P:
==> flow/design.v <==
module Decoder (
input  wire [1:0] IN ,
output reg  [3:0] OUT
);
always @(*)
  begin
  OUT = 4'b0000 ;
    case (IN)
     2'b00 : OUT = 4'b0001 ;
     2'b01 : OUT = 4'b0010 ;          
     2'b10 : OUT = 4'b0100 ;     
     2'b11 : OUT = 4'b1000 ;     
   endcase
 end 
 endmodule
module ARITHMATIC_UNIT
  #(parameter IN_DATA_WIDTH= 16,
              OUT_DATA_WIDTH=16
  )
  (
  input wire      [IN_DATA_WIDTH-1:0]        A,
  input wire      [IN_DATA_WIDTH-1:0]        B,
  input wire      [1:0]                      ALU_FUN,
  input wire                                 Clk,
  input wire                                 RST,
  input wire                                 Arithmaitc_Enable,
  output reg     [OUT_DATA_WIDTH-1:0]       Arith_out,
  output reg                                Arith_Flag,
  output reg                                Carry_out
  );
   reg     [OUT_DATA_WIDTH-1:0]       Arith_out_signal;
   reg     [1:0]                      Arith_Flag_signal;
   wire                              Carry_out_signal;
always@(posedge Clk or negedge RST)
begin
  if(!RST)
    begin
      Arith_out<=0;
      Arith_Flag<=0;
      Carry_out<=0;
    end
  else 
    begin
     Arith_out<=Arith_out_signal;
     Arith_Flag<=Arith_Flag_signal;
     Carry_out<=Carry_out_signal;
    end
end
always@(*)
begin
  Arith_out_signal=16'b0;
  Arith_Flag_signal=1'b0;
  if(Arithmaitc_Enable)
    begin
      case(ALU_FUN)
        2'b00:begin
          Arith_out_signal=A+B;
            Arith_Flag_signal=1'b1;
        end
        2'b01:begin
          Arith_out_signal=A-B;
            Arith_Flag_signal=1'b1;
        end
        2'b10:begin
          Arith_out_signal=A*B;
            Arith_Flag_signal=1'b1;
        end
        2'b11:begin
          Arith_out_signal=(B==0)?32'h0000FFFF:A/B;
            Arith_Flag_signal=1'b1;
        end   
    endcase
    end
    else
      begin
        Arith_out_signal=16'b0;
        Arith_Flag_signal=1'b0;
      end
end
assign  Carry_out_signal= Arith_out_signal[IN_DATA_WIDTH];
endmodule
module LOGIC_UNIT
   #(parameter IN_DATA_WIDTH= 16,
              OUT_DATA_WIDTH=16
  )
  (
  input wire      [IN_DATA_WIDTH-1:0]        A,
  input wire      [IN_DATA_WIDTH-1:0]        B,
  input wire      [1:0]                      ALU_FUN,
  input wire                                 Clk,
  input wire                                 RST,
  input wire                                 LOGIC_Enable,
  output reg     [OUT_DATA_WIDTH-1:0]        LOGICAL_out,
  output reg                                 LOGICAL_Flag
  );
  reg [OUT_DATA_WIDTH-1:0]        LOGICAL_out_signal;
  reg                             LOGICAL_Flag_siganl;
  always@(posedge Clk or negedge RST)
  begin
    if(!RST)
      begin
      LOGICAL_out<=16'b0;
      LOGICAL_Flag<=1'b0;
      end
    else
      begin
      LOGICAL_out<=LOGICAL_out_signal;
      LOGICAL_Flag<=LOGICAL_Flag_siganl;
      end
  end
  always@(*)
  begin
    LOGICAL_Flag_siganl=1'b0;
    LOGICAL_out_signal=16'b0;
    if(LOGIC_Enable)
      begin
        case(ALU_FUN)
           2'b00 : begin
              LOGICAL_out_signal = A & B ;
              LOGICAL_Flag_siganl = 1'b1 ;              
		      end
          2'b01 : begin
              LOGICAL_out_signal = A | B ;
              LOGICAL_Flag_siganl = 1'b1 ;           
		      end
         2'b10 : begin
              LOGICAL_out_signal = ~(A & B) ;
              LOGICAL_Flag_siganl = 1'b1 ;           
		      end
         2'b11 : begin
              LOGICAL_out_signal = ~(A | B) ;
              LOGICAL_Flag_siganl = 1'b1 ;           
		      end
		    endcase
		   end
		   else
		     begin
		        LOGICAL_Flag_siganl=1'b0;
            LOGICAL_out_signal=16'b0;
		       end
		end
		endmodule
module SHIFT_UNIT  
   #(parameter IN_DATA_WIDTH= 16,
              OUT_DATA_WIDTH=16
  )
  (
  input wire      [IN_DATA_WIDTH-1:0]        A,
  input wire      [IN_DATA_WIDTH-1:0]        B,
  input wire      [1:0]                      ALU_FUN,
  input wire                                 Clk,
  input wire                                 RST,
  input wire                                 SHIFT_Enable,
  output reg     [OUT_DATA_WIDTH-1:0]        SHIFT_OUT,
  output reg                                 SHIFT_FLAG
  );
  reg [OUT_DATA_WIDTH-1:0]        SHIFT_OUT_SIGNAL;
  reg                             SHIFT_FLAG_SIGNAL;
  always@(posedge Clk or negedge RST)
  begin
    if(!RST)
      begin
        SHIFT_OUT<=16'b0;
        SHIFT_FLAG<=1'b0;
      end
    else
      begin
      SHIFT_OUT<=SHIFT_OUT_SIGNAL;
      SHIFT_FLAG<=SHIFT_FLAG_SIGNAL;
      end
  end
  always@(*)
  begin 
    SHIFT_OUT_SIGNAL = 1'b0 ;
    SHIFT_FLAG_SIGNAL = 1'b0 ;
	if(SHIFT_Enable)
      case (ALU_FUN)
      2'b00 : begin
              SHIFT_OUT_SIGNAL = A >> 1  ;
              SHIFT_FLAG_SIGNAL = 1'b1 ;              
		      end
      2'b01 : begin
              SHIFT_OUT_SIGNAL = A << 1 ;
              SHIFT_FLAG_SIGNAL = 1'b1 ;           
		      end
      2'b10 : begin
              SHIFT_OUT_SIGNAL = B >> 1 ;
              SHIFT_FLAG_SIGNAL = 1'b1 ;           
		      end
      2'b11 : begin
              SHIFT_OUT_SIGNAL = B << 1 ;
              SHIFT_FLAG_SIGNAL = 1'b1 ;           
		      end
      endcase
	else
	 begin
      SHIFT_OUT_SIGNAL = 1'b0 ;
      SHIFT_FLAG_SIGNAL = 1'b0 ;
     end
 end
 endmodule
module CMP_UNIT 
  #(parameter IN_DATA_WIDTH= 16,
              OUT_DATA_WIDTH=16
  )
    (
  input wire      [IN_DATA_WIDTH-1:0]        A,
  input wire      [IN_DATA_WIDTH-1:0]        B,
  input wire      [1:0]                      ALU_FUN,
  input wire                                 Clk,
  input wire                                 RST,
  input wire                                 CMP_Enable,
  output reg     [OUT_DATA_WIDTH-1:0]        CMP_out,
  output reg                                 CMP_Flag
  );
  reg [OUT_DATA_WIDTH-1:0]        CMP_out_signal;
  reg                             CMP_Flag_siganl;
  always@(posedge Clk or negedge RST)
  begin
    if(!RST)
      begin
        CMP_out<=16'b0;
        CMP_Flag<=1'b0; 
      end
    else
      begin
      CMP_out<=CMP_out_signal;
      CMP_Flag<=CMP_Flag_siganl;
      end
  end
  always@(*)
  begin
    CMP_Flag_siganl=1'b0;
    CMP_out_signal=16'b0;
    if(CMP_Enable)
      begin
        case(ALU_FUN)
           2'b00 : begin
              CMP_out_signal = 16'b0  ;
              CMP_Flag_siganl = 1'b1 ;              
		               end
           2'b01 : begin
              CMP_Flag_siganl = 1'b1 ;  
              if (A==B)
                CMP_out_signal = 16'b1;
              else
                CMP_out_signal = 16'b0;			  
		               end
          2'b10 : begin
              CMP_Flag_siganl = 1'b1 ;  
              if (A>B)
                CMP_out_signal = 16'b10;
              else
                CMP_out_signal = 16'b0;			  
		              end
          2'b11 : begin
              CMP_Flag_siganl = 1'b1 ; 
              if (A<B)
                CMP_out_signal = 16'b11;
              else
                CMP_out_signal = 16'b0;			  
		              end
		         endcase
		     end
		   else
		     begin
		        CMP_Flag_siganl=1'b0;
            CMP_out_signal=16'b0;
		       end
		end
		endmodule
module ALU_TOP 
  #(parameter INDATA_WIDTH=16,
              Arithmatic_width=INDATA_WIDTH+INDATA_WIDTH,
              Logic_Width= INDATA_WIDTH,
              Shift_Width=INDATA_WIDTH,
              CMP_Width=3
  )
(
input wire [INDATA_WIDTH-1:0]           A,
input wire [INDATA_WIDTH-1:0]           B,
input wire [3:0]                        ALU_FUN,
input wire                              CLK,
input wire                              RST,
output wire [Arithmatic_width-1:0]      Arith_OUT,
output wire [Logic_Width-1:0]           Logic_OUT,
output wire [Shift_Width-1:0]           Shift_OUT,
output wire [CMP_Width-1:0]             CMP_OUT,
output wire                             Arith_FLAG,
output wire                             Carry_OUT,
output wire                             Logic_FLAG,
output wire                             Shift_FLAG,
output wire                             CMP_FLAG
);
wire                  Arith_enable ;
wire                  Logic_enable ;
wire                  Shift_enable ;
wire                  CMP_enable ;
Decoder mapping_Decoder(
.IN(ALU_FUN[3:2]),
.OUT({Shift_enable,CMP_enable,Logic_enable,Arith_enable})
);
ARITHMATIC_UNIT #(.IN_DATA_WIDTH(INDATA_WIDTH),.OUT_DATA_WIDTH(Arithmatic_width))mapping_Arith
(
.A(A),
.B(B),
.ALU_FUN(ALU_FUN[1:0]),
.Clk(CLK),
.RST(RST),
.Arithmaitc_Enable(Arith_enable),
.Arith_out(Arith_OUT),
.Arith_Flag(Arith_FLAG),
.Carry_out(Carry_OUT)
);
LOGIC_UNIT #(.IN_DATA_WIDTH(INDATA_WIDTH),.OUT_DATA_WIDTH(Logic_Width))mapping_Logic
(
.A(A),
.B(B),
.ALU_FUN(ALU_FUN[1:0]),
.Clk(CLK),
.RST(RST),
.LOGIC_Enable(Logic_enable),
.LOGICAL_out(Logic_OUT),
.LOGICAL_Flag(Logic_FLAG)
);
SHIFT_UNIT  #(.IN_DATA_WIDTH(INDATA_WIDTH),.OUT_DATA_WIDTH(Shift_Width))mapping_Shift
(
.A(A),
.B(B),
.ALU_FUN(ALU_FUN[1:0]),
.Clk(CLK),
.RST(RST),
.SHIFT_Enable(Shift_enable),
.SHIFT_OUT(Shift_OUT),
.SHIFT_FLAG(Shift_FLAG)
);
CMP_UNIT #(.IN_DATA_WIDTH(INDATA_WIDTH),.OUT_DATA_WIDTH(CMP_Width))mapping_Cmp
(
.A(A),
.B(B),
.ALU_FUN(ALU_FUN[1:0]),
.Clk(CLK),
.RST(RST),
.CMP_Enable(CMP_enable),
.CMP_out(CMP_OUT),
.CMP_Flag(CMP_FLAG)
);
endmodule
Settings: LEC_CHECK=0, CAP_MARGIN=20, CELL_PAD_IN_SITES_GLOBAL_PLACEMENT=0, CORE_MARGIN=2, CORE_UTILIZATION=40, CTS_CLUSTER_SIZE=58, HOLD_SLACK_MARGIN=0.29, SLEW_MARGIN=0; clock period 134.0 ns.
run.sh (not shown) runs the stock make flow with config.mk's settings and CLKGATE_MAP_FILE=.
Inputs modified between P and Q:
- HOLD_SLACK_MARGIN: 0.29 -> unset
- CELL_PAD_IN_SITES_GLOBAL_PLACEMENT: 0 -> unset
- CTS_CLUSTER_SIZE: 58 -> unset
- SLEW_MARGIN: 0 -> 20
- CORE_UTILIZATION: 40 -> 21
- the clock period (ns, I/O delays scaled along): 134.0 -> 107.0
Notes after the runs:
- Q completed; timing, DRC and antenna clean
- Detailed-routed wire length on met2: Q > P
- In Q relative to P, fill cell instance count of the final layout had gone up by more than 100%.
- On sequential share of layout area: Q sits below P.
